==> exp/fjord: inputs <==
==> flow/design.v <==
`default_nettype none
module cordic
( input  var [15:0] i_qph  
, output var [15:0] o_sin  
);
logic [15:0] i_x;
logic [15:0] i_y;
always_comb i_x = i_qph[15] ? 16'h0000 : 16'hDBD9;
always_comb i_y = i_qph[15] ? 16'hDBD9 : 16'h0000;
logic [22:0] cordic_angle [0:18];
always_comb cordic_angle[ 0] = 23'h25C80A;  
always_comb cordic_angle[ 1] = 23'h13F670;  
always_comb cordic_angle[ 2] = 23'h0A2223;  
always_comb cordic_angle[ 3] = 23'h05161A;  
always_comb cordic_angle[ 4] = 23'h028BAF;  
always_comb cordic_angle[ 5] = 23'h0145EC;  
always_comb cordic_angle[ 6] = 23'h00A2F8;  
always_comb cordic_angle[ 7] = 23'h00517C;  
always_comb cordic_angle[ 8] = 23'h0028BE;  
always_comb cordic_angle[ 9] = 23'h00145F;  
always_comb cordic_angle[10] = 23'h000A2F;  
always_comb cordic_angle[11] = 23'h000517;  
always_comb cordic_angle[12] = 23'h00028B;  
always_comb cordic_angle[13] = 23'h000145;  
always_comb cordic_angle[14] = 23'h0000A2;  
always_comb cordic_angle[15] = 23'h000051;  
always_comb cordic_angle[16] = 23'h000028;  
always_comb cordic_angle[17] = 23'h000014;  
always_comb cordic_angle[18] = 23'h00000A;  
/*verilator lint_off UNOPTFLAT*/
logic [18:0] x [0:19];
logic [18:0] y [0:19];
logic [22:0] p [0:19];
/*verilator lint_on UNOPTFLAT*/
always_comb x[0] = {1'b0, i_x, {2{1'b0}}};
always_comb y[0] = {1'b0, i_y, {2{1'b0}}};
always_comb p[0] = {i_qph, {7{1'b0}}};
/*verilator lint_off ALWCOMBORDER*/
for (genvar i = 0; i < 19; i = i + 1) begin: l_cordic_steps
  always_comb
    if (p[i][22]) begin
      x[i+1] = x[i] + (y[i] >>> (i+1));
      y[i+1] = y[i] - (x[i] >>> (i+1));
      p[i+1] = p[i] + cordic_angle[i];
    end else begin
      x[i+1] = x[i] - (y[i] >>> (i+1));
      y[i+1] = y[i] + (x[i] >>> (i+1));
      p[i+1] = p[i] - cordic_angle[i];
    end
end
/*verilator lint_on ALWCOMBORDER*/
always_comb
  if (i_qph > 16'd65508)   o_sin = 16'hFFFE;
  else if (i_qph < 16'd32) o_sin = i_qph + (i_qph >> 1);
  else                     o_sin = y[19][17:2];
endmodule
`default_nettype none
module saw2sin
( input  var        i_clk
, input  var [15:0] i_saw
, output var [15:0] o_sin
);
logic invert;
always_comb invert = i_saw[15];
logic reverse;
always_comb reverse = i_saw[14];
logic [15:0] qsaw;
always_comb qsaw = reverse
  ? {~i_saw[13:0], 2'b11}  
  : {i_saw[13:0], 2'b01};  
logic [15:0] qsin;
cordic cordic
( .i_qph (qsaw)
, .o_sin (qsin)
);
logic [16:0] sin;
always_ff @(posedge i_clk) sin <= reverse
  ? (invert ? ~{1'b1, qsin[15:0]}           
            : {1'b1, qsin[15:0]} + 17'd1)   
  : (invert ? ~{1'b1, qsin[15:0]} + 17'd2   
            : {1'b1, qsin[15:0]} + 17'd0);  
always_comb o_sin = sin[16:1];
endmodule
==> flow/run.sh <==
#!/bin/bash
# the make line also repeats each setting of config.mk as NAME=value (left out here)
make -C /OpenROAD-flow-scripts/flow DESIGN_CONFIG=/design/flow/config.mk WORK_HOME=/design/flow/orfs CLKGATE_MAP_FILE= finish
==> flow/config.mk <==
export PLATFORM = sky130hd
export DESIGN_NAME = saw2sin
export DESIGN_NICKNAME = saw2sin
export VERILOG_FILES = /design/flow/design.v
export SDC_FILE = /design/flow/constraint.sdc
export NUM_CORES = 4
export LEC_CHECK = 0
export CAP_MARGIN = 20
export CORE_ASPECT_RATIO = 0.5
export CORE_MARGIN = 7
export CORE_UTILIZATION = 72
export CTS_CLUSTER_DIAMETER = 330
export CTS_CLUSTER_SIZE = 95
export PLACE_DENSITY = 0.4
export SLEW_MARGIN = 20
export TNS_END_PERCENT = 5
==> flow/constraint.sdc <==
create_clock -name core_clock -period 70.0 [get_ports {i_clk}]
set_input_delay 14.0000 -clock core_clock [delete_from_list [all_inputs] [get_ports {i_clk}]]
set_output_delay 14.0000 -clock core_clock [all_outputs]
set_load 0.01 [all_outputs]
==> exp/xenon (differences from exp/fjord) <==
Settings changed: CORE_ASPECT_RATIO 0.5 to unset, CORE_MARGIN 7 to 2, CORE_UTILIZATION 72 to 40, CTS_CLUSTER_DIAMETER 330 to unset, CTS_CLUSTER_SIZE 95 to unset, MIN_ROUTING_LAYER set to met2, PLACE_DENSITY 0.4 to unset, TNS_END_PERCENT 5 to unset.
==> flow/constraint.sdc (replaced) <==
create_clock -name core_clock -period 63.8 [get_ports {i_clk}]
set_input_delay 12.7600 -clock core_clock [delete_from_list [all_inputs] [get_ports {i_clk}]]
set_output_delay 12.7600 -clock core_clock [all_outputs]
set_load 0.01 [all_outputs]
==> notes <==
exp/fjord produced a clean layout. exp/xenon finished clean.
The first-iteration DRC count of exp/xenon is 2.8 times that of exp/fjord.
In exp/xenon the worst hold slack is worse than in exp/fjord, by 1.3 ns.
Synthesized cell count is the same in exp/fjord and exp/xenon.
Die area: exp/xenon is larger than exp/fjord (64%).
Against exp/xenon, the sequential share of layout area of exp/fjord is higher by 0.14 points.
In exp/xenon the wire length is higher than in exp/fjord, by 16%.
Between exp/fjord and exp/xenon, the lower design area is in exp/fjord (gap about 20%, measured against exp/xenon).
Against exp/fjord, the non-clock buffer count of exp/xenon is higher by 1331.
==> figures <==
| metric | exp/fjord | exp/xenon |
|---|---|---|
| Share of final layout cell area taken by non-clock buffers | 3.56% | 19.3% |
| Outcome | no timing/DRC/antenna violations | no timing/DRC/antenna violations |
| Non-Filler Cell Area, Final | 48400 sq um | 61300 sq um |
| Final core utilization | 80.7% | 56.2% |
| Bufs w/o clock | 201 | 1532 |
| DR WL met3 | 8730 um | 59400 um |
| Count of inserted tapcells | 812 | 1476 |
| Placement row count | 63 | 121 |
| Fraction of the core area occupied by cells at floorplan | 73.7% | 40.4% |
| # placed instances | 6885 | 8785 |
| Number of nets in the final layout | 7150 | 8482 |
| First DRT Iteration DRCs | 3902 | 10800 |
| Largest net degree at the start of global routing | 44 | 40 |
| Number of resized instances in the post-cts repair step | 54 | 78 |
| Logic gate fraction of the total cell area | 88.9% | 73.4% |
| Area used by multi-input combinational logic | 43000 sq um | 45000 sq um |
| CP most frequent cell | a21o_1 | a21oi_2 |
| Area grow syn2layout | 9.59% | 38.9% |
